Design FIFO, start of the top module:
module FIFO(clk, rst, wr_en, rd_en, buf_in, buf_out, buf_empty, buf_full, fifo_counter);
For scale: roughly 2100 cells after synthesis, roughly 540 flip-flops, ~29 I/O pins.
Settings: LEC_CHECK=0, ABC_AREA=1, CAP_MARGIN=20, CORE_MARGIN=2, CORE_UTILIZATION=72, CTS_CLUSTER_DIAMETER=359, CTS_CLUSTER_SIZE=15, PLACE_DENSITY_LB_ADDON=0.05, SETUP_SLACK_MARGIN=-0.1, SLEW_MARGIN=20; clock period 2.06 ns.
run.sh (not shown) runs the stock make flow with config.mk's settings and CLKGATE_MAP_FILE=.
The first run finished but failed the layout checks on negative setup slack.
Then changed:
ABC_AREA = not set   (was 1)
CTS_CLUSTER_DIAMETER = not set   (was 359)
CTS_CLUSTER_SIZE = not set   (was 15)
PLACE_DENSITY_LB_ADDON = not set   (was 0.05)
SETUP_SLACK_MARGIN = -0.19   (was -0.1)
clock period = 2.08 ns   (was 2.06 ns; I/O delays follow)
Effect:
- The changed run produced a layout that fails on negative setup slack
- total power goes up by a few percent
- cell area rose slightly
- synthesized cell count falls by well over a third
- routed wire length rose slightly
- die area falls by a few percent
Then changed:
ABC_AREA = 1   (was not set)
CORE_UTILIZATION = 16   (was 72)
SETUP_SLACK_MARGIN = not set   (was -0.19)
clock period = 2.05 ns   (was 2.08 ns; I/O delays follow)
Outcome: The changed run produced a layout that fails on negative setup slack; cell area climbs by roughly a tenth; clock power hardly moves; global-route usage decreases by 27 points; fmax goes up by about a fifth; wire length rose by roughly a tenth; via count rises by a quarter to a third; sequential power barely changes; power goes up by roughly a tenth.
Then changed:
ABC_AREA = 0   (was 1)
CORE_MARGIN = 5   (was 2)
PLACE_DENSITY = 0.45   (was not set)
What happened:
- The changed run finished but failed the layout checks on negative setup slack
- global-route usage decreases by 0.30 points
- setup slack gets worse by 450 ps
- total power decreases by 7.3%
- final cell count decreases by 26%
Then changed:
ABC_AREA = 1   (was 0)
CORE_MARGIN = 2   (was 5)
CORE_UTILIZATION = 72   (was 16)
PLACE_DENSITY = not set   (was 0.45)
clock period = 6.49 ns   (was 2.05 ns; I/O delays follow)
After rerunning: Now the flow completed without violations; clock power went down by about 70%; via count went up by 41%; non-clock buffer count went down by 197; global-route usage went up by 27 points; critical path depth went down by 2; power went down by 71%; clock skew went up by 6.9 ps; clock-buffer cell count went down by 10; worst hold slack is better by 360 ps; final area went down by 13%.
Then changed:
CORE_ASPECT_RATIO = 1.42   (was not set)
CTS_CLUSTER_DIAMETER = 158   (was not set)
CTS_CLUSTER_SIZE = 10   (was not set)
clock period = 2.06 ns   (was 6.49 ns; I/O delays follow)
=> This time the run finished with negative setup slack left; wire length climbs by 9.2%; cell area climbs by 9.7%; global-route usage climbs by 1.9 points; non-clock buffer count climbs by 161; sequential share of layout area drops by 5.7 points.

---

Setup of job 101:
FIFO again, from the RTL that the note above started with.
make LEC_CHECK=0 ABC_AREA=0 CAP_MARGIN=35 CORE_MARGIN=5 CORE_UTILIZATION=16 GPL_ROUTABILITY_DRIVEN=0 PLACE_DENSITY=0.45 SLEW_MARGIN=20 finish   # period 4.46 ns
--- input diff job 101..job 102 ---
# job 101
export LEC_CHECK = 0
export ABC_AREA = 0
export CAP_MARGIN = 35
export CORE_MARGIN = 5
export CORE_UTILIZATION = 16
export GPL_ROUTABILITY_DRIVEN = 0
export PLACE_DENSITY = 0.45
export SLEW_MARGIN = 20
create_clock -name core_clock -period 4.46 [get_ports {clk}]
# job 102
export LEC_CHECK = 0
export CAP_MARGIN = 20
export CORE_MARGIN = 2
export CORE_UTILIZATION = 40
export SLEW_MARGIN = 20
create_clock -name core_clock -period 3.71 [get_ports {clk}]
==> comparison <==
- Job 102: done, clean on timing, DRC and antenna
- Summary of job 102 over job 101: sequential share of power higher, final-layout non-clock buffer area share higher, final area lower, worst-case hold slack higher, part of the power in combinational logic lower.
- Diff job 101 -> job 102: routed length on met1 -18%, floorplan-stage core utilization +25 points, worst setup slack -660 ps, power per cell area +about 24%.

---

== oak ==
The RTL this note starts from:
==> flow/design.v <==
`timescale 1ns / 1ps
module FIFO(clk, rst, wr_en, rd_en, buf_in, buf_out, buf_empty, buf_full, fifo_counter);
input clk, rst, wr_en, rd_en;
input [7:0] buf_in;
output [7:0] buf_out;
output buf_empty, buf_full;
output [6:0] fifo_counter;
reg [7:0] buf_out;
reg buf_empty, buf_full;
reg [6:0] fifo_counter;
reg [5:0] rd_ptr, wr_ptr;
reg [7:0] buf_mem[63:0];
always@ (fifo_counter) begin
    buf_empty = (fifo_counter == 0);  
    buf_full = (fifo_counter == 64);  
end
always @(posedge clk or posedge rst) begin
    if( rst )  
        fifo_counter <= 0;
    else if((!buf_full && wr_en) && (!buf_empty && rd_en))  
        fifo_counter <= fifo_counter;
    else if (!buf_full && wr_en)  
        fifo_counter <= fifo_counter + 1;
    else if (!buf_empty && rd_en)  
        fifo_counter <= fifo_counter - 1;
    else  
        fifo_counter <= fifo_counter;
end
always @(posedge clk or posedge rst) begin
    if (rst)  
        buf_out <= 0;
    else begin
        if (rd_en && !buf_empty)
            buf_out <= buf_mem[rd_ptr];
        else  
            buf_out <= buf_out;
    end
end
always @(posedge clk) begin
    if (!buf_full && wr_en)
        buf_mem[wr_ptr] <= buf_in;
    else
        buf_mem[wr_ptr] <= buf_mem[wr_ptr];
end
always @(posedge clk or posedge rst) begin
    if(rst) begin
        wr_ptr <= 0;
        rd_ptr <= 0;
    end
    else begin
        if (!buf_full && wr_en)  
            wr_ptr <= wr_ptr + 1;
        else  
            wr_ptr <= wr_ptr;
        if (!buf_empty && rd_en)  
            rd_ptr <= rd_ptr + 1;
        else  
            rd_ptr <= rd_ptr;               
    end
end
endmodule
export LEC_CHECK = 0
export ABC_AREA = 0
export CAP_MARGIN = 35
export CORE_MARGIN = 5
export CORE_UTILIZATION = 67
export GPL_ROUTABILITY_DRIVEN = 1
export MIN_ROUTING_LAYER = met1
export PLACE_DENSITY = 0.45
export SETUP_SLACK_MARGIN = 1.02
export SLEW_MARGIN = 20
create_clock -name core_clock -period 4.46 [get_ports {clk}]
No stage failed in oak, and the final checks on the layout all came back clean.
diff inputs: oak => pine
- the clock period (ns, I/O delays scaled along): 4.46 -> 3.45
Findings:
Going from oak to pine, total cell area reported by yosys after synthesis now sits at about the same level; clock edge transition at the registers on the reported setup and hold paths closely matched the old numbers; setup slack of the critical path after layout fell 0.40 ns; proportion of synthesized chip area in sequential cells barely changed. Diff oak..pine | number of sinks handled by clock tree synthesis | unchanged.
Changes in birch relative to pine:
- CORE_UTILIZATION changed from 67 to 40
- MIN_ROUTING_LAYER removed (was met1)
- PLACE_DENSITY removed (was 0.45)
- CAP_MARGIN changed from 35 to 20
- SETUP_SLACK_MARGIN removed (was 1.02)
- GPL_ROUTABILITY_DRIVEN removed (was 1)
- ABC_AREA removed (was 0)
- CORE_MARGIN changed from 5 to 2
- the clock period (ns, I/O delays scaled along) changed from 3.45 to 5.0
[summary]
- In the tables for pine and birch, worst hold slack reads lower with pine.
- Summary: with pine as the reference, cell count after placement in birch moved up by more than 10%.
- In birch relative to pine, number of global-route vias before repair had gone down by a few percent.
- A classification of the worst-slack hold path of in2async is what pine shows, while reg2reg belongs to birch.
- Every run (pine and birch) finished clean.
- In the flow results for pine and birch, the highest fanout seen on the critical path is smaller on pine.
- [compare] base=pine new=birch: final wirelength fell by 4.9%; part of the cycle the worst path needs fell by 5.4 points; sum of internal, switching and leakage power fell by about 34%.
- The start point of the critical path comes out fifo_counter[0] in one run and fifo_counter[4] in the other, namely in birch and pine respectively.
The following lists how maple was set up differently from birch:
- PLACE_DENSITY newly set to 0.86
- GPL_TIMING_DRIVEN newly set to 0
- CELL_PAD_IN_SITES_GLOBAL_PLACEMENT newly set to 2
- CAP_MARGIN changed from 20 to 30
- CELL_PAD_IN_SITES_DETAIL_PLACEMENT newly set to 2
- MAX_ROUTING_LAYER newly set to met4
- TNS_END_PERCENT newly set to 55
- CTS_CLUSTER_DIAMETER newly set to 20
- ABC_AREA newly set to 1
- SETUP_SLACK_MARGIN newly set to -0.42
Every stage of the flow completed for maple, and the final layout passed the timing, design-rule and antenna checks. The higher part of the total power dissipated in combinational logic came out of maple. birch → maple: ratio of routed vias to standard cells saw an increase; fraction of the mapped netlist area in simple logic gates saw an increase. | via count | maple vs birch | worse |. Re non-clock buffer count: birch and maple aren't equal, and the higher value belongs to maple.
Modified inputs, cedar compared to maple
- swapping 20 for 345 in CTS_CLUSTER_DIAMETER
- clearing PLACE_DENSITY, which used to be 0.86
- For the worst slew slack as a fraction of its limit, cedar came in 4.2 points higher than maple did.
- cedar vs. maple: diode insertion count for antenna repair shows a reduction of 2; maximum clock frequency shows an increase of about 11%; number of antenna violations at the first check in global routing shows a reduction of 1; routed metal-1 wire length shows a reduction of 25%.

---

Setup of run A:
// FIFO: RTL as listed in full above, without the edits since
Settings: LEC_CHECK=0, ABC_AREA=1, CAP_MARGIN=0, CELL_PAD_IN_SITES_DETAIL_PLACEMENT=2, CELL_PAD_IN_SITES_GLOBAL_PLACEMENT=0, CORE_ASPECT_RATIO=1.69, CORE_MARGIN=2, CORE_UTILIZATION=51, CTS_CLUSTER_DIAMETER=148, GPL_ROUTABILITY_DRIVEN=0, GPL_TIMING_DRIVEN=1, HOLD_SLACK_MARGIN=0.3, MAX_ROUTING_LAYER=met4, PLACE_DENSITY_LB_ADDON=0.25, SETUP_SLACK_MARGIN=0.52, SLEW_MARGIN=25, TNS_END_PERCENT=45; clock period 2.82 ns.
Run A did not make it past clock tree synthesis (4_1_cts), where a tool error ended it.
#### Input delta (run B over run A)
- CORE_UTILIZATION changed from 51 to 68
- HOLD_SLACK_MARGIN changed from 0.3 to -0.08
- ABC_AREA removed (was 1)
- TNS_END_PERCENT changed from 45 to 60
- CAP_MARGIN changed from 0 to 20
- CTS_CLUSTER_DIAMETER changed from 148 to 349
- CTS_CLUSTER_SIZE newly set to 25
- CELL_PAD_IN_SITES_DETAIL_PLACEMENT removed (was 2)
- PLACE_DENSITY_LB_ADDON removed (was 0.25)
- CORE_ASPECT_RATIO changed from 1.69 to 0.98
- GPL_ROUTABILITY_DRIVEN removed (was 0)
- the clock period (ns, I/O delays scaled along) changed from 2.82 to 1.31
Findings:
Run B had finished all stages when the layout checks came back failing, citing setup timing. Row cell total in the yosys stat output: run B lower / run A higher. Comparing run B and run A, the higher part of the Yosys area used for sequential elements is on run B. Of run B and run A, the run reporting the higher synthesized cell count was run A. The higher post-synthesis share of cell area spent on and-or and or-and gates came out of run B. Summed instance area of the synthesized netlist: run B better than run A. Run A → run B: parity-gate share of the synthesized area counting xor and xnor cells went up, die height went down.
Changes in run C relative to run B:
- SLEW_MARGIN changed from 25 to 20
- CORE_ASPECT_RATIO removed (was 0.98)
- SETUP_SLACK_MARGIN removed (was 0.52)
- CTS_CLUSTER_SIZE removed (was 25)
- TNS_END_PERCENT removed (was 60)
- HOLD_SLACK_MARGIN removed (was -0.08)
- CORE_UTILIZATION changed from 68 to 70
- MAX_ROUTING_LAYER removed (was met4)
- GPL_TIMING_DRIVEN removed (was 1)
- CTS_CLUSTER_DIAMETER removed (was 349)
- CELL_PAD_IN_SITES_GLOBAL_PLACEMENT removed (was 0)
- the clock period (ns, I/O delays scaled along) changed from 1.31 to 2.08
Findings:
Re multi-input gate share of the layout cell area: run B and run C aren't equal, and the lower value belongs to run C. Looking at routability congestion estimate, run C sits about 2.4% below run B. The final cycle utilization of the critical path in run C sits 83 points below the value recorded for run B. To summarise run C: no stage aborted, but the layout did not pass its checks, failing on setup timing.

---

Starts from the design.v that is shown in full above.
make LEC_CHECK=0 ABC_AREA=1 CAP_MARGIN=20 CORE_MARGIN=2 CORE_UTILIZATION=72 CTS_CLUSTER_DIAMETER=381 PLACE_DENSITY_LB_ADDON=0.06 SETUP_SLACK_MARGIN=-0.2 SLEW_MARGIN=20 finish   # period 2.08 ns
The baseline completed and failed the layout checks on setup timing.
==> next run, changes <==
Settings changed: ABC_AREA 1 to default, CORE_UTILIZATION 72 to 40, CTS_CLUSTER_DIAMETER 381 to default, PLACE_DENSITY_LB_ADDON 0.06 to default, SETUP_SLACK_MARGIN -0.2 to default.
Clock period 2.08 ns to 3.12 ns, I/O delays scaled along.
With this change the flow passed the timing, design-rule and antenna checks. Via count shrinks by 34%. Final area came out lower by 5.7%. Clock skew is higher by 6.7 ps. Worst setup slack improves by 390 ps. Total power is lower by about 40%. Count of clock-buffer cells in the layout rose by 10. Final cell count came out lower by 27%. Worst hold slack gains 170 ps.

---

// FIFO: RTL as listed in full above, without the edits since
clock: 5.0 ns
lec_check: 0
abc_area: 1
cap_margin: 30
cell_pad_in_sites_detail_placement: 2
cell_pad_in_sites_global_placement: 2
core_margin: 2
core_utilization: 40
cts_cluster_diameter: 345
gpl_timing_driven: 0
max_routing_layer: met5
place_density: 0.86
setup_slack_margin: -0.42
slew_margin: 20
tns_end_percent: 55
==> next run, changes <==
ABC_AREA = default   (was 1)
CAP_MARGIN = 20   (was 30)
CELL_PAD_IN_SITES_DETAIL_PLACEMENT = default   (was 2)
CELL_PAD_IN_SITES_GLOBAL_PLACEMENT = default   (was 2)
CORE_UTILIZATION = 41   (was 40)
CTS_CLUSTER_DIAMETER = default   (was 345)
GPL_TIMING_DRIVEN = default   (was 0)
MAX_ROUTING_LAYER = default   (was met5)
PLACE_DENSITY = default   (was 0.86)
SETUP_SLACK_MARGIN = default   (was -0.42)
TNS_END_PERCENT = default   (was 55)
clock period = 3.71 ns   (was 5.0 ns; I/O delays follow)
Die size drops by 9.1%.
Total power rose by about 7%.
Final area decreases by 5.5%.
Worst setup slack gets worse by 0.99 ns.
Synthesized cell count went down by 48%.
First-iteration DRC count fell by 48%.
Synthesized area fell by about 7%.
Utilization rose by 1.9 points.
Critical path depth drops by 4.
Sequential share of layout area grows by 3.6 points.
Clock skew barely changes.

---

Setup of JK:
// FIFO: RTL as listed in full above, without the edits since
clock: 2.06 ns
lec_check: 0
abc_area: 1
cap_margin: 20
core_aspect_ratio: 1.42
core_margin: 2
core_utilization: 72
slew_margin: 20
Completing all stages was not enough for JK: its layout failed the final checks because of negative setup slack.
--- input diff JK..MS ---
# JK
export LEC_CHECK = 0
export ABC_AREA = 1
export CAP_MARGIN = 20
export CORE_ASPECT_RATIO = 1.42
export CORE_MARGIN = 2
export CORE_UTILIZATION = 72
export SLEW_MARGIN = 20
create_clock -name core_clock -period 2.06 [get_ports {clk}]
# MS
export LEC_CHECK = 0
export ABC_AREA = 1
export CAP_MARGIN = 20
export CORE_ASPECT_RATIO = 1.42
export CORE_MARGIN = 2
export CORE_UTILIZATION = 72
export CTS_CLUSTER_DIAMETER = 168
export CTS_CLUSTER_SIZE = 10
export PLACE_DENSITY_LB_ADDON = 0.06
export SLEW_MARGIN = 20
create_clock -name core_clock -period 2.06 [get_ports {clk}]
==> comparison <==
- The flow completed for JK, but it is not clean: the layout still shows negative setup slack.
- To summarise MS: no stage aborted, but the layout did not pass its checks, failing on negative setup slack.
- On share of the cycle needed by the critical path after routing: between JK and MS, it ends up higher for MS.
- The number of CTS-inserted buffers in MS sits 12 above the value recorded for JK.
- As far as combinational gate power is concerned, MS and JK perform about the same.
- JK has a lower utilization than MS.
- On minimum clock period, MS does worse than JK.
- Looking at end point of the critical path, the buf_out[7]$_DFFE_PP0P_ result is from MS; the fifo_counter[6]$_DFFE_PP0P_ one comes from JK.
- | post-layout instance count excluding filler cells | MS vs JK | 1.6% higher |
Edits applied to the flow inputs when going from MS to AL:
# MS
export LEC_CHECK = 0
export ABC_AREA = 1
export CAP_MARGIN = 20
export CORE_ASPECT_RATIO = 1.42
export CORE_MARGIN = 2
export CORE_UTILIZATION = 72
export CTS_CLUSTER_DIAMETER = 168
export CTS_CLUSTER_SIZE = 10
export PLACE_DENSITY_LB_ADDON = 0.06
export SLEW_MARGIN = 20
create_clock -name core_clock -period 2.06 [get_ports {clk}]
# AL
export LEC_CHECK = 0
export ABC_AREA = 1
export CAP_MARGIN = 20
export CORE_MARGIN = 2
export CORE_UTILIZATION = 72
export CTS_CLUSTER_DIAMETER = 30
export PLACE_DENSITY_LB_ADDON = 0.06
export SETUP_SLACK_MARGIN = 0.58
export SLEW_MARGIN = 20
create_clock -name core_clock -period 2.08 [get_ports {clk}]
Notes after the runs:
- As the logs show, AL stopped at global routing after a tool error, so it never reached the end of the flow.
- Cell count listed in synth_stat.txt: MS vs AL identical
- Number of buffers added for setup after CTS (AL over MS): increase, 16
- Between AL and MS, it is AL whose number of placement rows is lower, by about 17%.
- Relative to MS, die height decreased by 34 µm in AL.
- Status: synthesized chip area reported by yosys parity (MS, AL)
- When AL is measured against MS, its area of the core turns out 240 µm² lower.
Input-level comparison between TR and AL:
# AL
export LEC_CHECK = 0
export ABC_AREA = 1
export CAP_MARGIN = 20
export CORE_MARGIN = 2
export CORE_UTILIZATION = 72
export CTS_CLUSTER_DIAMETER = 30
export PLACE_DENSITY_LB_ADDON = 0.06
export SETUP_SLACK_MARGIN = 0.58
export SLEW_MARGIN = 20
create_clock -name core_clock -period 2.08 [get_ports {clk}]
# TR
export LEC_CHECK = 0
export ABC_AREA = 0
export CAP_MARGIN = 20
export CORE_MARGIN = 2
export CORE_UTILIZATION = 72
export CTS_CLUSTER_DIAMETER = 363
export CTS_CLUSTER_SIZE = 13
export PLACE_DENSITY_LB_ADDON = 0.06
export SETUP_SLACK_MARGIN = 0.61
export SLEW_MARGIN = 20
create_clock -name core_clock -period 2.08 [get_ports {clk}]
Notes after the runs:
- Comparing TR and AL, the higher xor and xnor fraction of the mapped netlist area was measured on TR.
- Synthesis-stage register bit count: TR vs AL identical
- From the logs: TR reached the end of the flow and failed the layout checks with negative setup slack.
- TR vs. AL: share of the core filled by cells before placement fell by 0.32 points, number of standard cells reported by yosys went down 1023, worst setup timing slack at the placement stage lower.
Power and IR drop assume default switching activity.
